## v32
## chip_top
module chip_top
  ( input          clk_i
  , input          reset_i
  , input          v_i
  , input  [31:0]  a_i
  , input  [31:0]  b_i
  , output         v_o
  , output [63:0]  c_o
  );
clock: 6.86 ns
lec_check: 0
cap_margin: 40
core_margin: 2
core_utilization: 72
cts_cluster_diameter: 397
place_density: 0.63
setup_slack_margin: -0.28
slew_margin: 20
run.sh (not shown) runs the stock make flow with config.mk's settings and CLKGATE_MAP_FILE=.
Finished, but not clean: v32, with setup timing.
Input changes introduced in v15 (baseline for comparison: v32):
Settings: PLACE_DENSITY removed (was 0.63); CAP_MARGIN changed from 40 to 20; CORE_UTILIZATION changed from 72 to 25; SETUP_SLACK_MARGIN removed (was -0.28); CTS_CLUSTER_DIAMETER removed (was 397); the clock period (ns, I/O delays scaled along) changed from 6.86 to 7.35.
[summary]
Of v32 and v15, not a single run came through the flow clean. | v32 | all stages done | FAIL | setup timing |. v15: complete, dirty (setup timing). Measured against v15, the routed wire length of v32 comes out at 1.06 times the reference value. Minimum clock period after layout of v15 is on par with v32. Changes observed in v15 relative to v32: register-to-register slack increased by 0.49 ns relative to the old numbers, cell area grew by about 6.5%, required time of the critical path grew by 0.55 ns.
#### Input delta (v56 over v15)
Settings: a change of CORE_UTILIZATION from 25 to 66; a change of the clock period (ns, I/O delays scaled along) from 7.35 to 6.23.
==> results <==
- Share of the cycle needed by the critical path after routing (v56 over v15): increase, 17 points
- v56 falls short of v15 in setup slack of the worst register-to-register path.
- [v56] flow finished | final checks: failed | reasons: setup timing
- Post-layout instance area on v56 is down relative to v15.
- Fill cell total of the finished layout ended up 11500 lower on v56 than on v15.
- Measured against each other, v15 and v56 differ in actual transition at the worst max-transition pin, the higher figure coming from v15.
- Diff v15 -> v56 | critical path required time | decrease of 1.16 ns
--- input diff v56..v18 ---
Settings: changing CORE_UTILIZATION from 66 to 40; changing the clock period (ns, I/O delays scaled along) from 6.23 to 7.5.
## What came out
v18 finished every stage and its layout cleared the timing, DRC and antenna checks. Diff v56 -> v18: row count went up by 28%, final cell count without fillers now larger, core area grew by about 65%. The final reports for v18 and v56 show arrival time at the worst endpoint higher in the former. Measured against each other, v56 and v18 differ in global-route usage, the lower figure coming from v18. Of v18 and v56, it is v18 that has the lower post-route fraction of the period consumed by the critical path.

* * *

run A:
The RTL this note starts from:
==> flow/design.v <==
module multiplier #(parameter width_p="inv")
  ( input      [width_p-1:0] a_i
  , input      [width_p-1:0] b_i
  , output [(2*width_p)-1:0] c_o
  );
  assign c_o = a_i * b_i;
endmodule
module chip_top
  ( input          clk_i
  , input          reset_i
  , input          v_i
  , input  [31:0]  a_i
  , input  [31:0]  b_i
  , output         v_o
  , output [63:0]  c_o
  );
  reg        v_r, v_o_r;
  reg [31:0] a_r, b_r;
  reg [63:0] c_r;
  wire [63:0] c_n;
  multiplier #(.width_p(32)) MULT
    (.a_i(a_r)
    ,.b_i(b_r)
    ,.c_o(c_n)
    );
  always @(posedge clk_i) begin
    if (reset_i) begin
      v_r   <= 1'b0;
      v_o_r <= 1'b0;
    end else begin
      v_r   <= v_i;
      v_o_r <= v_r;
    end
    a_r <= a_i;
    b_r <= b_i;
    c_r <= c_n;
  end
  assign v_o = v_o_r;
  assign c_o = c_r;
endmodule
Settings: LEC_CHECK=0, ABC_AREA=1, CAP_MARGIN=20, CORE_MARGIN=2, CORE_UTILIZATION=47, CTS_CLUSTER_DIAMETER=235, CTS_CLUSTER_SIZE=96, SLEW_MARGIN=0, TNS_END_PERCENT=25; clock period 7.5 ns.
Run A ended with every stage complete and zero timing, DRC or antenna violations.
The inputs of run B differ from those of run A as listed below.
Settings: a change of CTS_CLUSTER_DIAMETER from 235 to 234; a change of SLEW_MARGIN from 0 to 20; a change of CTS_CLUSTER_SIZE from 96 to 100; a change of CORE_UTILIZATION from 47 to 62; a deleted ABC_AREA that had been 1; a deleted TNS_END_PERCENT that had been 25.
--- outcome ---
- Slowest library cell on the worst path = fa_1: run B; slowest library cell on the worst path = dfxtp_1: run A
- In run B, wire length of the first global-routing pass is lower than in run A.
- Run A -> run B: largest net degree at the start of global routing delta 0, exact match
- Run B ended up with a lower chip area line of the yosys report than run A did.
- Post-synthesis register bit count: run B vs run A identical
Here is what was changed in the inputs of run C compared with run B.
Settings: CORE_UTILIZATION changed from 62 to 48; SETUP_SLACK_MARGIN newly set to -0.7; CTS_CLUSTER_DIAMETER removed (was 234); CTS_CLUSTER_SIZE changed from 100 to 15.
[summary]
Cell area after layout was lower in run B than in run C.
Run C: sequential cell area in the final layout is 3.0% lower than what run B reported.
In run C the post-route core utilization turned out 15 points lower than in run B.
Looking at first-pass iteration count of the detailed router, run C sits below run B.
Run C -> stages 100% | layout checks FAIL | setup timing
Total wire length on run C is down relative to run B.
In the tables for run C and run B, detailed route wirelength on metal2 reads higher with run B.
Changes in run D relative to run C:
Settings: changing CTS_CLUSTER_SIZE from 15 to 100; setting CTS_CLUSTER_DIAMETER to 234 for the first time; setting CORE_ASPECT_RATIO to 0.5 for the first time; removing SETUP_SLACK_MARGIN (formerly -0.7); changing CORE_UTILIZATION from 48 to 70; changing CAP_MARGIN from 20 to 0; setting TNS_END_PERCENT to 10 for the first time.
Notes after the runs:
Delta (run D minus run C): first-pass GRT wire length moved down; total via count after detailed routing +4.9%; critical path data required time now sits lower. Run D: sequential share of layout area higher than run C. Of run C and run D, just one finished clean: run D. Run C -> stages 100% | layout checks FAIL | setup timing. Diff run C..run D | number of library cell types mapped by synthesis | unchanged. Between run C and run D, clock skew decreased. There was hardly any difference in cell area between run C and run D. Run D vs run C — setup slack after placement rose 0.30 ns. Reported for run D and run C, CTS buffer count turned out identical to the last digit.

* * *

Starts from the design.v that is shown in full above.
Settings: LEC_CHECK=0, CAP_MARGIN=0, CORE_MARGIN=2, CORE_UTILIZATION=70, CTS_CLUSTER_DIAMETER=234, CTS_CLUSTER_SIZE=100, SLEW_MARGIN=20, TNS_END_PERCENT=10; clock period 7.5 ns.
The starting point ran to the end with no violations.
Change:
ABC_AREA = 1   (was unset)
CAP_MARGIN = 20   (was 0)
CELL_PAD_IN_SITES_GLOBAL_PLACEMENT = 3   (was unset)
CORE_MARGIN = 9   (was 2)
CORE_UTILIZATION = 40   (was 70)
CTS_CLUSTER_DIAMETER = 391   (was 234)
CTS_CLUSTER_SIZE = 57   (was 100)
HOLD_SLACK_MARGIN = 0.14   (was unset)
MAX_ROUTING_LAYER = met5   (was unset)
MIN_ROUTING_LAYER = met2   (was unset)
TNS_END_PERCENT = unset   (was 10)
The changed run completed without violations. Critical path depth decreases by 2. Area after synthesis came out higher by 7.8%. Via count went up by 53%.
Change:
CELL_PAD_IN_SITES_GLOBAL_PLACEMENT = unset   (was 3)
CORE_MARGIN = 2   (was 9)
CORE_UTILIZATION = 72   (was 40)
CTS_CLUSTER_DIAMETER = 235   (was 391)
CTS_CLUSTER_SIZE = 96   (was 57)
HOLD_SLACK_MARGIN = unset   (was 0.14)
MAX_ROUTING_LAYER = unset   (was met5)
MIN_ROUTING_LAYER = unset   (was met2)
PLACE_DENSITY_LB_ADDON = 0.24   (was unset)
SLEW_MARGIN = 0   (was 20)
TNS_END_PERCENT = 25   (was unset)
What happened: Final cell count decreases by 9.1%. Worst setup slack improved by 0.054 ns. Worst hold slack gets worse by 0.015 ns. Global-route usage goes up by 3.5 points. Die size is lower by about 50%. Count of clock-buffer cells in the layout rises by 1. Routed wire length fell by 20%. Clock skew came out lower by 0.0075 ns.
Change:
ABC_AREA = unset   (was 1)
CORE_MARGIN = 6   (was 2)
CORE_UTILIZATION = 40   (was 72)
CTS_CLUSTER_DIAMETER = unset   (was 235)
CTS_CLUSTER_SIZE = 14   (was 96)
GPL_TIMING_DRIVEN = 0   (was unset)
HOLD_SLACK_MARGIN = 0.15   (was unset)
PLACE_DENSITY_LB_ADDON = 0.07   (was 0.24)
SLEW_MARGIN = 20   (was 0)
TNS_END_PERCENT = unset   (was 25)
With this change the flow ran to the end with violations: setup timing; routed wire length increases by a quarter to a third; core utilization falls by 31 points; global-route usage decreases by 11 points; critical path depth goes up by 3; synthesized cell count shrinks by a quarter to a third; design area goes up by a few percent.

* * *

RTL: the design.v shown in full above, as it stands there.
Settings: LEC_CHECK=0, CAP_MARGIN=20, CORE_MARGIN=2, CORE_UTILIZATION=72, CTS_CLUSTER_DIAMETER=205, CTS_CLUSTER_SIZE=95, SETUP_SLACK_MARGIN=1.21, SLEW_MARGIN=20, TNS_END_PERCENT=5; clock period 5.62 ns.
The starting point finished but fails on setup timing.
Rerun with:
--- a/flow/config.mk
+++ b/flow/config.mk
@@ -11,3 +11 @@
-export CTS_CLUSTER_DIAMETER = 205
-export CTS_CLUSTER_SIZE = 95
-export SETUP_SLACK_MARGIN = 1.21
+export PLACE_DENSITY = 0.67
@@ -15 +12,0 @@
-export TNS_END_PERCENT = 5
==> flow/constraint.sdc (replaced) <==
create_clock -name core_clock -period 4.08 [get_ports {clk_i}]
set_input_delay 0.8160 -clock core_clock [delete_from_list [all_inputs] [get_ports {clk_i}]]
set_output_delay 0.8160 -clock core_clock [all_outputs]
set_load 0.01 [all_outputs]
=> This time the run aborted during global routing (5_1_grt); die area stays the same; synthesized cell count stays the same; area after synthesis does not change.
Rerun with:
--- a/flow/config.mk
+++ b/flow/config.mk
@@ -8 +8 @@
-export CAP_MARGIN = 20
+export CAP_MARGIN = 40
@@ -11 +10,0 @@
-export PLACE_DENSITY = 0.67
==> flow/constraint.sdc (replaced) <==
create_clock -name core_clock -period 7.27 [get_ports {clk_i}]
set_input_delay 1.4540 -clock core_clock [delete_from_list [all_inputs] [get_ports {clk_i}]]
set_output_delay 1.4540 -clock core_clock [all_outputs]
set_load 0.01 [all_outputs]
Effect: The changed run reached the layout checks and failed them: setup timing. Die size does not change. Area after synthesis does not change. Synthesized cell count does not change.
